==> inputs of branch indigo <==
==> flow/design.v <==
`timescale 1ns / 1ps
module clk_div(
   input wire sys_clk,
   input wire sys_clk_rst,
   output wire gen_clk, 
   output wire ps_clk, 
   output wire fsk_clk, 
   output wire gen_en,
   output wire ps_en,
   output wire fsk_en
);
   parameter fsk_div=5;
   parameter ps_div=fsk_div*16;
   parameter gen_div=ps_div*16;
   reg [$clog2(fsk_div)-1:0] fsk_cnt;
   reg [$clog2(ps_div)-1:0] ps_cnt;
   reg [$clog2(gen_div)-1:0] gen_cnt;
   reg gen_clk_reg;
   reg ps_clk_reg;
   reg fsk_clk_reg;
   assign gen_clk=gen_clk_reg;
   assign ps_clk=ps_clk_reg;
   assign fsk_clk=fsk_clk_reg;
   assign gen_en=~(gen_cnt<gen_div-1) & ~gen_clk_reg;
   assign ps_en=~(ps_cnt<ps_div-1) & ~ps_clk_reg;
   assign fsk_en=~(fsk_cnt<fsk_div-1) & ~fsk_clk_reg;
   always@(posedge sys_clk or posedge sys_clk_rst) begin
     if(sys_clk_rst) begin
       gen_cnt<=32'd0;
       ps_cnt<=32'd0;
       fsk_cnt<=32'd0;
       gen_clk_reg<=1'b0;
       ps_clk_reg<=1'b0;
       fsk_clk_reg<=1'b0;
     end
     else begin
       if(gen_cnt<gen_div-1) begin
         gen_cnt<=gen_cnt+32'd1;
         gen_clk_reg<=gen_clk_reg;
       end
       else begin
         gen_cnt<=32'd0;
         gen_clk_reg<=~gen_clk_reg;
       end
       if(ps_cnt<ps_div-1) begin
         ps_cnt<=ps_cnt+32'd1;
         ps_clk_reg<=ps_clk_reg;
       end
       else begin
         ps_cnt<=32'd0;
         ps_clk_reg<=~ps_clk_reg;
       end
       if(fsk_cnt<fsk_div-1) begin
         fsk_cnt<=fsk_cnt+32'd1;
         fsk_clk_reg<=fsk_clk_reg;
       end
       else begin
         fsk_cnt<=32'd0;
         fsk_clk_reg<=~fsk_clk_reg;
       end
     end
   end
endmodule
`timescale 1ns / 1ps
module sig_gen(
  input wire clk,
  input wire rst,
  input wire en,
  output wire [7:0] data_out
);
  reg [7:0] data_out_reg;
  assign data_out=data_out_reg;
  always@(posedge clk or posedge rst) begin
   if(rst) begin
    data_out_reg<=8'd0;
   end
   else if(en) begin
    data_out_reg<=data_out_reg+8'd1;
   end
  end
endmodule
`timescale 1ns / 1ps
module hamming_encode(
    input wire [7:0] bitstream,
    input wire clk,
    input wire rst,
    input wire en,
    output wire [15:0] hammingcode
);    
    reg [2:0] check1;
    reg [2:0] check2;
    reg [15:0] hammingcode_reg;
    assign hammingcode=hammingcode_reg;
always @(*) begin
    check1[2] <= bitstream[7] ^ bitstream[6] ^ bitstream[5];
    check1[1] <= bitstream[7] ^ bitstream[6] ^ bitstream[4];
    check1[0] <= bitstream[7] ^ bitstream[5] ^ bitstream[4];
    check2[2] <= bitstream[3] ^ bitstream[2] ^ bitstream[1];
    check2[1] <= bitstream[3] ^ bitstream[2] ^ bitstream[0];
    check2[0] <= bitstream[3] ^ bitstream[1] ^ bitstream[0];
end
always @(posedge clk or posedge rst) begin
    if (rst) begin
        hammingcode_reg <= 16'd0;
    end
    else if (en) hammingcode_reg <= {2'b11,bitstream[7:4], check1[2:0], bitstream[3:0], check2[2:0]};
end
endmodule
`timescale 1ns / 1ps
module P2S(
   input wire clk, 
   input wire rst,
   input wire en,
   input wire [15:0] din,
   output reg dout,
   output reg sig_valid
    );
    reg [3:0] cnt;
    always@(posedge clk or posedge rst) begin
      if(rst) begin
        cnt <= 4'd0;
        dout <= 1'b0;
        sig_valid <= 1'b0;
      end
      else if(en) begin
      if(din[15:14]==2'b11) begin
        dout <= din[15-cnt];
        sig_valid<=1'b1;
        if(cnt<=14) cnt <= cnt + 4'd1;
        else cnt <= 4'd0;
       end 
       else sig_valid<=1'b0;
      end
    end
endmodule
`timescale 1ns / 1ps
module fsk_modulate (
    input wire clk,
    input wire rst,
    input wire en,
    input wire bit_in,
    input wire sig_valid,
    output wire wave_out
);
    reg [3:0] cnt;
    reg wave_h, wave_l;
    always @(posedge clk or posedge rst) begin
		if (rst) begin
			cnt <= 4'b0000;
			wave_h <= 0;
			wave_l <= 0;
		end
		else if (en) begin
		 if(sig_valid) begin
			if(cnt == 4'b0111) begin
				wave_h <= ~wave_h;
				wave_l <= ~wave_l;
				cnt <= 4'b0000;
			end
			else if(~(cnt%4)) begin
				wave_h <= ~wave_h;
			end
			cnt <= cnt + 1;
		 end
		 else cnt<=4'b0;
		end
    end
    assign wave_out = bit_in?wave_h:wave_l;
endmodule
`timescale 1ns / 1ps
module fsk_demodulate(
   input wire clk,
   input wire rst,
   input wire en,
   input wire in,
   output reg out
 );
    reg [4:0] zeronum;
    reg [4:0] clknum;
    reg last,outreg;
    always@(posedge clk or posedge rst)
    begin
		if (rst) begin
			last<=0;
			zeronum<=0;
			clknum<=5'b0;
			outreg<=0;
			out<=0;
		end
		else if (en) begin
			clknum<=clknum+1;
			if(in!=last)
			begin
				zeronum<=zeronum+1;
			end
			if(clknum == 3) 
			begin
				if(zeronum > 1)
				begin
					outreg<=1;
				end
				else
				begin
					outreg<=0;
				end
			end 
			if(clknum == 15)
			begin
				clknum<=0;
				zeronum<=0;
				out<=outreg;
			end
			last<=in;
		end
    end
endmodule
`timescale 1ns / 1ps
module S2P(
  input wire clk, 
  input wire rst,
  input wire en,
  input wire din,
  output reg [13:0] hammingcode
    );
    reg [1:0] current;
    reg [1:0] next;
    parameter IDLE = 2'b00;
    parameter START = 2'b01;
    parameter RECEIVE = 2'b11;
    reg [13:0] temp_reg;
    reg current_bit;
    reg [15:0] cnt;
    reg flag; 
    always@(posedge clk or posedge rst) begin
      if(rst) begin
       current <= IDLE;
      end
      else if(en) begin
       current <= next;
      end
    end
    always@(*) begin
     case(current)
      IDLE:
        if(current_bit) next<=START;
        else next<=IDLE;
      START:
        if(current_bit) next<=RECEIVE;
        else next<=IDLE; 
      RECEIVE:begin
        if(cnt<13) begin
         next <= RECEIVE; 
        end
        else begin
         next <= IDLE;
        end
      end
      default:next <= IDLE;
     endcase
    end
    always@(posedge clk or posedge rst) begin
     if(rst) begin
      current_bit <= 1'b0;
      temp_reg <= 14'b0;
      cnt <= 16'd0;
      flag <= 1'b0;
      hammingcode <= 14'b0;
     end
     else if(en) begin
      current_bit<=din;
      case(current)
        IDLE:begin
         flag<=1'b0;
         temp_reg<=14'b0;
        end
        START:begin
         flag<=1'b0;
         temp_reg<=14'b0;
        end
        RECEIVE:begin
         temp_reg[13-cnt]<=current_bit;
         cnt<=cnt+16'd1;
         flag<=1'b0;
         if(cnt==13) begin
          flag<=1'b1;
          cnt<=16'd0;
         end
        end
        default:begin
         flag<=1'b0;
         temp_reg<=14'b0;
        end
      endcase
      if(flag) begin
       hammingcode <= temp_reg;
      end
     end
    end
endmodule
`timescale 1ns / 1ps
module hamming_decode(
    input [13:0] code,
    input clk,
    input rst,
    input en,
    output reg [7:0] bitstream
    );
    reg [2:0] check1;
    reg [2:0] check2;
always @(*) begin
    check1[2] <= code[13] ^ code[12] ^ code[11] ^ code[9];
    check1[1] <= code[13] ^ code[12] ^ code[10] ^ code[8];
    check1[0] <= code[13] ^ code[11] ^ code[10] ^ code[7];
    check2[2] <= code[6] ^ code[5] ^ code[4] ^ code[2];
    check2[1] <= code[6] ^ code[5] ^ code[3] ^ code[1];
    check2[0] <= code[6] ^ code[4] ^ code[3] ^ code[0];
end
always @(posedge clk or posedge rst) begin
     if (rst) begin
       bitstream <= 4'd0;
     end
     else if (en) begin
        case(check1)
            3'b111: bitstream[7:4] <= {~code[13], code[12:10]};
            3'b110: bitstream[7:4] <= {code[13], ~code[12], code[11:10]};
            3'b101: bitstream[7:4] <= {code[13:12], ~code[11], code[10]};
            3'b011: bitstream[7:4] <= {code[13:11], ~code[10]};
            default: bitstream[7:4] <= code[13:10];
        endcase
        case(check2)
            3'b111: bitstream[3:0] <= {~code[6], code[5:3]};
            3'b110: bitstream[3:0] <= {code[6], ~code[5], code[4:3]};
            3'b101: bitstream[3:0] <= {code[6:5], ~code[4], code[3]};
            3'b011: bitstream[3:0] <= {code[6:4], ~code[3]};
            default: bitstream[3:0] <= code[6:3];
        endcase
     end
end
endmodule
`timescale 1ns / 1ps
module Tx_top(
  input wire sys_clk,
  input wire sys_clk_rst,
  input wire rst,
  output wire [7:0] data_out, 
  output wire [15:0] hammingcode,
  output wire fsk_out 
);
  wire gen_clk;
  wire ps_clk;
  wire fsk_clk;
  wire gen_en;
  wire ps_en;
  wire fsk_en;
  clk_div my_clk_div(
   .sys_clk(sys_clk),
   .sys_clk_rst(sys_clk_rst),
   .gen_clk(gen_clk),
   .ps_clk(ps_clk),
   .fsk_clk(fsk_clk),
   .gen_en(gen_en),
   .ps_en(ps_en),
   .fsk_en(fsk_en)
  );
  sig_gen my_sig_gen(
    .clk(sys_clk),
    .en(gen_en),
    .rst(rst),
    .data_out(data_out)
  );
  hamming_encode my_hamming_encode(
    .bitstream(data_out),
    .clk(sys_clk),
    .en(gen_en),
    .rst(rst),
    .hammingcode(hammingcode)
  );
  wire dout;
  wire sig_valid;
  P2S my_P2S(
    .clk(sys_clk),
    .en(ps_en),
    .rst(rst),
    .din(hammingcode),
    .dout(dout),
    .sig_valid(sig_valid)
  );
  fsk_modulate my_fsk_modulate(
    .clk(sys_clk),
    .en(fsk_en),
    .rst(rst),
    .bit_in(dout),
    .sig_valid(sig_valid),
    .wave_out(fsk_out)
  );
endmodule
`timescale 1ns / 1ps
module Rx_top(
  input wire sys_clk,
  input wire sys_clk_rst,
  input wire rst,
  input wire bit_in, 
  output wire [13:0] hammingcode,
  output wire [7:0] sig_out
);
  wire gen_clk;
  wire ps_clk;
  wire fsk_clk;
  wire gen_en;
  wire ps_en;
  wire fsk_en;
  clk_div my_clk_div(
   .sys_clk(sys_clk),
   .sys_clk_rst(sys_clk_rst),
   .gen_clk(gen_clk),
   .ps_clk(ps_clk),
   .fsk_clk(fsk_clk),
   .gen_en(gen_en),
   .ps_en(ps_en),
   .fsk_en(fsk_en)
  );
  wire de_fsk_out;
  fsk_demodulate my_fsk_demodulate(
    .clk(sys_clk),
    .en(fsk_en),
    .rst(rst),
    .in(bit_in),
    .out(de_fsk_out)
  );
  S2P my_S2P(
    .clk(sys_clk),
    .en(ps_en),
    .rst(rst),
    .din(de_fsk_out),
    .hammingcode(hammingcode)
  );
  hamming_decode my_hamming_decode(
    .code(hammingcode),
    .clk(sys_clk),
    .en(gen_en),
    .rst(rst),
    .bitstream(sig_out)
  );
endmodule
`timescale 1ns / 1ps
module comm_top(
  input wire sys_clk,
  input wire sys_clk_rst,
  input wire rst,
  input wire bit_in, 
  output wire bit_out, 
  output wire [7:0] data_trans, 
  output wire [7:0] data_recev 
);
  wire [15:0] en_hamming_code; 
  wire [13:0] de_hamming_code; 
Tx_top my_Tx_top(
  .sys_clk(sys_clk),
  .sys_clk_rst(sys_clk_rst),
  .rst(rst),
  .data_out(data_trans), 
  .hammingcode(en_hamming_code),
  .fsk_out(bit_out) 
);
Rx_top my_Rx_top(
  .sys_clk(sys_clk),
  .sys_clk_rst(sys_clk_rst),
  .rst(rst),
  .bit_in(bit_in), 
  .hammingcode(de_hamming_code),
  .sig_out(data_recev) 
);
endmodule
==> flow/run.sh <==
#!/bin/bash
# the make line also repeats each setting of config.mk as NAME=value (left out here)
make -C /OpenROAD-flow-scripts/flow DESIGN_CONFIG=/design/flow/config.mk WORK_HOME=/design/flow/orfs CLKGATE_MAP_FILE= finish
==> flow/config.mk <==
export PLATFORM = sky130hd
export DESIGN_NAME = comm_top
export DESIGN_NICKNAME = comm_top
export VERILOG_FILES = /design/flow/design.v
export SDC_FILE = /design/flow/constraint.sdc
export NUM_CORES = 4
export LEC_CHECK = 0
export ABC_AREA = 1
export CAP_MARGIN = 20
export CORE_MARGIN = 2
export CORE_UTILIZATION = 72
export CTS_CLUSTER_DIAMETER = 384
export CTS_CLUSTER_SIZE = 19
export PLACE_DENSITY = 0.85
export SETUP_SLACK_MARGIN = 0.44
export SLEW_MARGIN = 20
==> flow/constraint.sdc <==
create_clock -name core_clock -period 2.33 [get_ports {sys_clk}]
set_input_delay 0.4660 -clock core_clock [delete_from_list [all_inputs] [get_ports {sys_clk}]]
set_output_delay 0.4660 -clock core_clock [all_outputs]
set_load 0.01 [all_outputs]
==> inputs of branch garnet, as changes to branch indigo <==
==> flow/config.mk (replaced) <==
export PLATFORM = sky130hd
export DESIGN_NAME = comm_top
export DESIGN_NICKNAME = comm_top
export VERILOG_FILES = /design/flow/design.v
export SDC_FILE = /design/flow/constraint.sdc
export NUM_CORES = 4
export LEC_CHECK = 0
export CAP_MARGIN = 20
export CORE_MARGIN = 2
export CORE_UTILIZATION = 40
export SLEW_MARGIN = 20
==> flow/constraint.sdc (replaced) <==
create_clock -name core_clock -period 2.51 [get_ports {sys_clk}]
set_input_delay 0.5020 -clock core_clock [delete_from_list [all_inputs] [get_ports {sys_clk}]]
set_output_delay 0.5020 -clock core_clock [all_outputs]
set_load 0.01 [all_outputs]
==> results.yml <==
# generated from flow reports
logic_synthesis:
  netlist_instances: 1026
  synthesis.nets: 1049
  synthMuxAreaShare: 0.00947
  ys_sh_simple: 0.278
  synth.distinct_cells: 47
placement:
  place_ws_ps: -774
  place_hpwl_um: 12700
status:
  haltStage: "global routing"
  tool.error: "[ERROR DPL-0038] Utilization greater than 100%, impossible to legalize"
  status: "did not finish"
-- figures above: branch indigo

==> results.yml <==
# generated from flow reports
logic_synthesis:
  synthesis.nets: 831
  netlist_instances: 808
  synth.distinct_cells: 61
  synthMuxAreaShare: 0.0429
  common_cells: "152 x dfrtp_1, 112 x nand2_1, 79 x nor2_1, 64 x xnor2_1, 45 x xor2_1"
final_timing:
  setup_viol_count_final: 14
  final.setup.worst_slack_ps: -703
status:
  so.violations: "negative setup slack"
  status: "finished with violations"
placement:
  place_hpwl_um: 10900
  place_ws_ps: -807
power:
  pg_seq_mw: 2.52
grt:
  grt_pass1_wl_um: 27300
worst_setup_path:
  worst-path-stages: 14
-- figures above: branch garnet

Power is estimated from default activity; no workload was simulated.
